the reference run:
## Classic_Pong_Top
module Classic_Pong_Top (
    input clk_i,
    input rst_i,
    input UART_RX_i,
    input sw1_i,
    input sw2_i,
    input sw3_i,
    input sw4_i,
    output VGA_Hsync_o,
    output VGA_Vsync_o,
    output VGA_Red_0_o,
    output VGA_Red_1_o,
    output VGA_Red_2_o,
    output VGA_Grn_0_o,
    output VGA_Grn_1_o,
    output VGA_Grn_2_o,
    output VGA_Blu_0_o,
    output VGA_Blu_1_o,
    output VGA_Blu_2_o
);
    parameter CLKS_PER_BIT = 217;
    parameter VIDEO_WIDTH = 3;  
    parameter TOTAL_COLS = 800;
    parameter TOTAL_ROWS = 525;
    parameter ACTIVE_COLS = 640;
    parameter ACTIVE_ROWS = 480;
    wire [VIDEO_WIDTH-1:0] Red_Video_Pong_w, Red_Video_Porch_w;
    wire [VIDEO_WIDTH-1:0] Grn_Video_Pong_w, Grn_Video_Porch_w;
    wire [VIDEO_WIDTH-1:0] Blu_Video_Pong_w, Blu_Video_Porch_w;
    wire rx_dv_w;
    UART_RX #(.CLKS_PER_BIT(CLKS_PER_BIT)) UART_RX_Inst
    (
        .clk_i(clk_i),
        .rst_i(rst_i),
        .rx_serial_i(UART_RX_i),
        .rx_dv_o(rx_dv_w),
        .rx_byte_o()
    );
    wire Hsync_w, Vsync_w;
    VGA_Sync_Pulse #( 
        .TOTAL_COLS(TOTAL_COLS),
        .TOTAL_ROWS(TOTAL_ROWS),
        .ACTIVE_COLS(ACTIVE_COLS),
        .ACTIVE_ROWS(ACTIVE_ROWS) 
    ) VGA_Sync_Inst (
        .clk_i(clk_i),
        .rst_i(rst_i),
        .Hsync_o(Hsync_w),
        .Vsync_o(Vsync_w),
        .col_count_o(),
        .row_count_o()
    );
    wire sw1_w, sw2_w, sw3_w, sw4_w;
    Debounced_Switch sw_1 (
        .clk_i(clk_i),
        .rst_i(rst_i),
        .sw_i(sw1_i),
        .sw_o(sw1_w)
    );
    Debounced_Switch sw_2 (
        .clk_i(clk_i),
        .rst_i(rst_i),
        .sw_i(sw2_i),
        .sw_o(sw2_w)
    );
    Debounced_Switch sw_3 (
        .clk_i(clk_i),
        .rst_i(rst_i),
        .sw_i(sw3_i),
        .sw_o(sw3_w)
    );
    Debounced_Switch sw_4 (
        .clk_i(clk_i),
        .rst_i(rst_i),
        .sw_i(sw4_i),
        .sw_o(sw4_w)
    );
    wire Hsync_Pong_w, Vsync_Pong_w;
    Pong_Top #( 
        .TOTAL_COLS(TOTAL_COLS),
        .TOTAL_ROWS(TOTAL_ROWS),
        .ACTIVE_COLS(ACTIVE_COLS),
        .ACTIVE_ROWS(ACTIVE_ROWS) ) 
    Pong_Top_Inst (
        .clk_i(clk_i),
        .rst_i(rst_i),
        .Hsync_i(Hsync_w),
        .Vsync_i(Vsync_w),
  ...
Size: about 310 flip-flops.
==> flow/config.mk <==
export PLATFORM = sky130hd
export DESIGN_NAME = Classic_Pong_Top
export DESIGN_NICKNAME = Classic_Pong_Top
export VERILOG_FILES = /design/flow/design.v
export SDC_FILE = /design/flow/constraint.sdc
export NUM_CORES = 4
export LEC_CHECK = 0
export ABC_AREA = 1
export CAP_MARGIN = 40
export CORE_ASPECT_RATIO = 1.34
export CORE_MARGIN = 2
export CORE_UTILIZATION = 72
export CTS_CLUSTER_SIZE = 10
export PLACE_DENSITY = 0.38
export SETUP_SLACK_MARGIN = 1.51
export SLEW_MARGIN = 20
export TNS_END_PERCENT = 5
==> flow/constraint.sdc <==
create_clock -name core_clock -period 5.31 [get_ports {clk_i}]
set_input_delay 1.0620 -clock core_clock [delete_from_list [all_inputs] [get_ports {clk_i}]]
set_output_delay 1.0620 -clock core_clock [all_outputs]
set_load 0.01 [all_outputs]
run.sh (not shown) runs the stock make flow with config.mk's settings and CLKGATE_MAP_FILE=.
The reference run went all the way through the flow, and no timing, DRC or antenna check failed.
Changes in the trial run relative to the reference run:
Settings: clearing TNS_END_PERCENT, which used to be 5.
## What came out
- As far as total cell area at the placement stage goes, the trial run and the reference run are indistinguishable; the numbers are identical.
- From the trial run to the reference run, placer congestion estimate did not move at all.
- Comparing the reference run against the trial run, there is no change at all in inserted tap cell count.
- The reference run -> the trial run: cell row count delta 0, exact match
- From the trial run to the reference run, overall routing resource usage did not move at all.
- Flip-flop and latch share of the layout cell area came out exactly the same in the trial run and the reference run.
- Both conditions hold for the trial run: the flow ran to the end and the final layout passed the timing, design-rule and antenna checks.
- Post-layout period usage of the worst path came out exactly the same in the trial run and the reference run.

========
Starting RTL as in the previous note.
make LEC_CHECK=0 CAP_MARGIN=30 CELL_PAD_IN_SITES_GLOBAL_PLACEMENT=0 CORE_ASPECT_RATIO=0.83 CORE_MARGIN=6 CORE_UTILIZATION=37 GPL_TIMING_DRIVEN=0 MIN_ROUTING_LAYER=met1 PLACE_DENSITY_LB_ADDON=0.11 SETUP_SLACK_MARGIN=0.55 SLEW_MARGIN=40 TNS_END_PERCENT=30 finish   # period 5.95 ns
The first run completed with no timing, DRC or antenna violations.
Next try:
==> flow/config.mk (replaced) <==
export PLATFORM = sky130hd
export DESIGN_NAME = Classic_Pong_Top
export DESIGN_NICKNAME = Classic_Pong_Top
export VERILOG_FILES = /design/flow/design.v
export SDC_FILE = /design/flow/constraint.sdc
export NUM_CORES = 4
export LEC_CHECK = 0
export CAP_MARGIN = 20
export CORE_MARGIN = 2
export CORE_UTILIZATION = 19
export PLACE_DENSITY = 0.6
export SLEW_MARGIN = 20
==> flow/constraint.sdc (replaced) <==
create_clock -name core_clock -period 45.5 [get_ports {clk_i}]
set_input_delay 9.1000 -clock core_clock [delete_from_list [all_inputs] [get_ports {clk_i}]]
set_output_delay 9.1000 -clock core_clock [all_outputs]
set_load 0.01 [all_outputs]
=>
- The changed run finished with timing, DRC and antenna clean
- design area went up by 3.4%
- power came out lower by 86%
- count of clock-buffer cells in the layout goes up by 2
- sequential share of layout area goes down by 1.1 points
- worst setup slack improves by 33 ns
Next try:
--- a/flow/config.mk
+++ b/flow/config.mk
@@ -7,5 +7,7 @@
 export LEC_CHECK = 0
+export ABC_AREA = 1
 export CAP_MARGIN = 20
 export CORE_MARGIN = 2
-export CORE_UTILIZATION = 19
+export CORE_UTILIZATION = 65
+export CTS_CLUSTER_DIAMETER = 285
 export PLACE_DENSITY = 0.6
==> flow/constraint.sdc (replaced) <==
create_clock -name core_clock -period 18.2 [get_ports {clk_i}]
set_input_delay 3.6400 -clock core_clock [delete_from_list [all_inputs] [get_ports {clk_i}]]
set_output_delay 3.6400 -clock core_clock [all_outputs]
set_load 0.01 [all_outputs]
Result: The changed run passed the timing, design-rule and antenna checks; final area increases by about 3.6%; synthesized cell count increases by about 37%; hold slack is better by 0.0038 ns; area after synthesis increases by 12%; wire length increases by 23%; setup slack is worse by 22 ns; global-route usage increases by 20 points.
Next try:
--- a/flow/config.mk
+++ b/flow/config.mk
@@ -10,5 +10,4 @@
 export CORE_MARGIN = 2
-export CORE_UTILIZATION = 65
-export CTS_CLUSTER_DIAMETER = 285
-export PLACE_DENSITY = 0.6
+export CORE_UTILIZATION = 72
+export PLACE_DENSITY_LB_ADDON = 0.08
 export SLEW_MARGIN = 20
==> flow/constraint.sdc (replaced) <==
create_clock -name core_clock -period 5.31 [get_ports {clk_i}]
set_input_delay 1.0620 -clock core_clock [delete_from_list [all_inputs] [get_ports {clk_i}]]
set_output_delay 1.0620 -clock core_clock [all_outputs]
set_load 0.01 [all_outputs]
Worst hold slack got worse by 0.020 ns.
Via count goes up by 2.2%.
Clock-buffer cell count goes down by 2.
Power goes up to 3.6 times its value.
Setup slack got worse by 11 ns.
Global-route usage goes up by 3.7 points.
Synthesized area is unchanged.
Design area goes up by 0.37%.
Utilization goes up by 8.1 points.
Next try:
--- a/flow/config.mk
+++ b/flow/config.mk
@@ -11,3 +11,5 @@
 export CORE_UTILIZATION = 72
-export PLACE_DENSITY_LB_ADDON = 0.08
+export CTS_CLUSTER_SIZE = 71
+export PLACE_DENSITY_LB_ADDON = 0.01
+export SETUP_SLACK_MARGIN = -0.14
 export SLEW_MARGIN = 20
Outcome: Count of clock-buffer cells in the layout goes up by 3. Register-to-register slack improved by 0.09 ns. Routed wire length goes down by about 1.6%. Utilization goes down by 0.73 points. Hold slack barely changes.
Next try:
--- a/flow/config.mk
+++ b/flow/config.mk
@@ -11,3 +11,4 @@
 export CORE_UTILIZATION = 72
-export CTS_CLUSTER_SIZE = 71
+export CTS_CLUSTER_DIAMETER = 379
+export CTS_CLUSTER_SIZE = 16
 export PLACE_DENSITY_LB_ADDON = 0.01
Result:
- The new run completed without violations
- sequential share of layout area is higher by 0.73 points
- cell area is lower by a few percent
- clock power is lower by a quarter to a third
- sequential cell count stays the same
- area after synthesis does not change
- non-clock buffer count stays the same
- power is lower by roughly a tenth
- clock skew is higher by 0.011 ns
- setup slack improves by 0.0048 ns

========
wip/quartz:
Classic_Pong_Top again, from the RTL that the note above started with.
clock: 5.31 ns
lec_check: 0
abc_area: 1
cap_margin: 20
core_margin: 2
core_utilization: 72
cts_cluster_diameter: 371
cts_cluster_size: 14
gpl_timing_driven: 0
place_density_lb_addon: 0.08
setup_slack_margin: 1.49
slew_margin: 20
tns_end_percent: 35
wip/quartz finished every step from synthesis to the final layout, and the layout passed the timing, design-rule and antenna checks.
#### Input delta (wip/amber over wip/quartz)
==> flow/config.mk <==
export PLATFORM = sky130hd
export DESIGN_NAME = Classic_Pong_Top
export DESIGN_NICKNAME = Classic_Pong_Top
export VERILOG_FILES = /design/flow/design.v
export SDC_FILE = /design/flow/constraint.sdc
export NUM_CORES = 4
export LEC_CHECK = 0
export CAP_MARGIN = 20
export CORE_MARGIN = 2
export CORE_UTILIZATION = 72
export PLACE_DENSITY_LB_ADDON = 0.01
export SETUP_SLACK_MARGIN = 1.57
export SLEW_MARGIN = 20
Notes after the runs:
Delay contributed by the slowest stage of the critical path: wip/quartz and wip/amber compared, higher one is wip/quartz
Summary: with wip/quartz as the reference, area after synthesis in wip/amber moved down by more than 10%.
Diff wip/quartz -> wip/amber: number of buffers created by CTS went up by 31%, final critical-path setup slack shows a reduction of 470 ps, combinational group share of total power lost 0.9 points, number of non-filler instances in the completed layout lost 759, normalized max-slew margin down 14 points.
wip/quartz → wip/amber: mux contribution to synthesized area rose 1.5 points; distinct cell type count after synthesis grew by 4; via count went down 3938.
#### Input delta (wip/zinc over wip/amber)
==> flow/config.mk <==
export PLATFORM = sky130hd
export DESIGN_NAME = Classic_Pong_Top
export DESIGN_NICKNAME = Classic_Pong_Top
export VERILOG_FILES = /design/flow/design.v
export SDC_FILE = /design/flow/constraint.sdc
export NUM_CORES = 4
export LEC_CHECK = 0
export ABC_AREA = 1
export CAP_MARGIN = 20
export CORE_MARGIN = 2
export CORE_UTILIZATION = 72
export CTS_CLUSTER_SIZE = 15
export GPL_ROUTABILITY_DRIVEN = 0
export PLACE_DENSITY_LB_ADDON = 0.03
export SETUP_SLACK_MARGIN = -0.14
export SLEW_MARGIN = 20
[summary]
- Of wip/amber and wip/zinc, the run reporting the higher number of detailed-routing iterations run before antenna repair was wip/zinc.
- Compared with wip/amber, in wip/zinc register fraction of the total cell area went down, met1 capacity usage during global routing now sits higher, finished layout cell area picked up an extra about 10%.
- From wip/amber to wip/zinc the numbers moved as follows: total routed wirelength rose 8.0 mm, floorplan core density about even, floorplan die area rose about 11%.
- For wip/zinc, the largest power group was registers, unlike wip/amber, where it was the clock network.
- In the flow results for wip/amber and wip/zinc, the data arrival time of the critical path is smaller on wip/zinc.
- Static power due to leakage of wip/zinc exceeds that of wip/amber by more than 10%.
- wip/amber -> wip/zinc: area reported by Yosys stat increased by more than 10%
- Instance count of the mapped netlist: wip/zinc vs wip/amber up 694

========
Setup of run A:
Starting RTL as in the previous note.
clock: 14.7 ns
lec_check: 0
cap_margin: 15
core_margin: 2
core_utilization: 72
cts_cluster_diameter: 363
cts_cluster_size: 25
place_density_lb_addon: 0.0
setup_slack_margin: 4.37
slew_margin: 20
#### Input delta (run B over run A)
==> flow/config.mk <==
export PLATFORM = sky130hd
export DESIGN_NAME = Classic_Pong_Top
export DESIGN_NICKNAME = Classic_Pong_Top
export VERILOG_FILES = /design/flow/design.v
export SDC_FILE = /design/flow/constraint.sdc
export NUM_CORES = 4
export LEC_CHECK = 0
export CAP_MARGIN = 20
export CORE_MARGIN = 2
export CORE_UTILIZATION = 66
export SLEW_MARGIN = 20
==> flow/constraint.sdc <==
create_clock -name core_clock -period 10.9 [get_ports {clk_i}]
set_input_delay 2.1800 -clock core_clock [delete_from_list [all_inputs] [get_ports {clk_i}]]
set_output_delay 2.1800 -clock core_clock [all_outputs]
set_load 0.01 [all_outputs]
Results
- Global-route usage: lower on run B
- Per the comparison of run B with run A, share of power burned in the clock network now sits higher; worst stage delay on the critical path shrank by 0.21 ns; total design power rose by 1000 µW; share of cell area taken by flip-flops and latches -1.7 points.
The following lists how run C was set up differently from run B:
--- a/flow/config.mk
+++ b/flow/config.mk
@@ -8,4 +8,6 @@
 export CAP_MARGIN = 20
 export CORE_MARGIN = 2
-export CORE_UTILIZATION = 66
+export CORE_UTILIZATION = 40
+export PLACE_DENSITY = 0.6
+export SETUP_SLACK_MARGIN = 0.28
 export SLEW_MARGIN = 20
==> flow/constraint.sdc <==
create_clock -name core_clock -period 9.56 [get_ports {clk_i}]
set_input_delay 1.9120 -clock core_clock [delete_from_list [all_inputs] [get_ports {clk_i}]]
set_output_delay 1.9120 -clock core_clock [all_outputs]
set_load 0.01 [all_outputs]
Findings:
- Run C: no failed stages, no open violations at the end
- Die area | run C > run B
- Going from run B to run C, the area growth from synthesis to final layout was found to have gone up by 1.9 points.
- Looking at met3 demand-to-capacity share in global routing, run C sits below run B.
- Sort run C and run B by biggest cell delay along the critical path asc -> top: run B
- Share of total power in sequential cells ended up 0.9 points lower on run C than on run B.
- Flip-flop and latch share of the layout cell area delta for run C relative to run B: 0.62 points lower
- Run C vs. run B: worst hold path depth went down 1; total design power went up about 16%; width of the die went up 28%.
- Compared with run B, first-pass GRT wire length in run C increased by a few percent.
- The more densely filled core belongs to run B, not run C.
--- input diff run C..run D ---
--- a/flow/config.mk
+++ b/flow/config.mk
@@ -8,6 +8,5 @@
 export CAP_MARGIN = 20
 export CORE_MARGIN = 2
-export CORE_UTILIZATION = 40
+export CORE_UTILIZATION = 64
 export PLACE_DENSITY = 0.6
-export SETUP_SLACK_MARGIN = 0.28
 export SLEW_MARGIN = 20
[summary]
- Comparing run D and run C, setup slack of the critical path after layout is higher on run D.
- Compared run C against run D; combinational share of power within noise.
- In the reports for run D and run C, the smaller leakage power figure belongs to run C.
- Looking at clock latency on the worst-skew pair, run D sits 0.02 ns lower than run C does.
- In run D the core area turned out 38% lower than in run C.
- Final wirelength delta for run D relative to run C: 340 µm lower
Changes in run E relative to run D:
--- a/flow/config.mk
+++ b/flow/config.mk
@@ -8,5 +8,4 @@
 export CAP_MARGIN = 20
 export CORE_MARGIN = 2
-export CORE_UTILIZATION = 64
-export PLACE_DENSITY = 0.6
+export CORE_UTILIZATION = 66
 export SLEW_MARGIN = 20
==> flow/constraint.sdc <==
create_clock -name core_clock -period 10.7 [get_ports {clk_i}]
set_input_delay 2.1400 -clock core_clock [delete_from_list [all_inputs] [get_ports {clk_i}]]
set_output_delay 2.1400 -clock core_clock [all_outputs]
set_load 0.01 [all_outputs]
### Flow results
~same final standard cell count with taps included and fillers excluded in run E and run D
Between run E and run D, it is run E whose final cell area excluding filler cells is lower, by 0.67%.
Re total cell area reported by yosys after synthesis: no difference whatsoever between run D and run E.
Run E against run D: post-route fraction of the period consumed by the critical path decreased by 2.6 points relative to the old numbers; final tally of max-slew violations closely matched the old numbers.
Run E and run D ended up with nearly the same global-route total usage across every layer.
#### Input delta (run F over run E)
--- a/flow/config.mk
+++ b/flow/config.mk
@@ -8,4 +8,5 @@
 export CAP_MARGIN = 20
 export CORE_MARGIN = 2
-export CORE_UTILIZATION = 66
+export CORE_UTILIZATION = 40
+export PLACE_DENSITY = 0.6
 export SLEW_MARGIN = 20
==> flow/constraint.sdc <==
create_clock -name core_clock -period 40.0 [get_ports {clk_i}]
set_input_delay 8.0000 -clock core_clock [delete_from_list [all_inputs] [get_ports {clk_i}]]
set_output_delay 8.0000 -clock core_clock [all_outputs]
set_load 0.01 [all_outputs]
[summary]
Run F: fraction of area in registers is 0.68 points lower than what run E reported.
Compared with run E, total detailed-routing wirelength in run F increased by a few percent.
Relative to run E, the power measured on run F has decreased by more than half.
Run E → run F: minimum hold slack held, sequential power went down.
Required time at the worst-slack endpoint for run F is higher than for run E.
Final area in run F is 2.0% higher than in run E
Power and IR drop assume default switching activity.
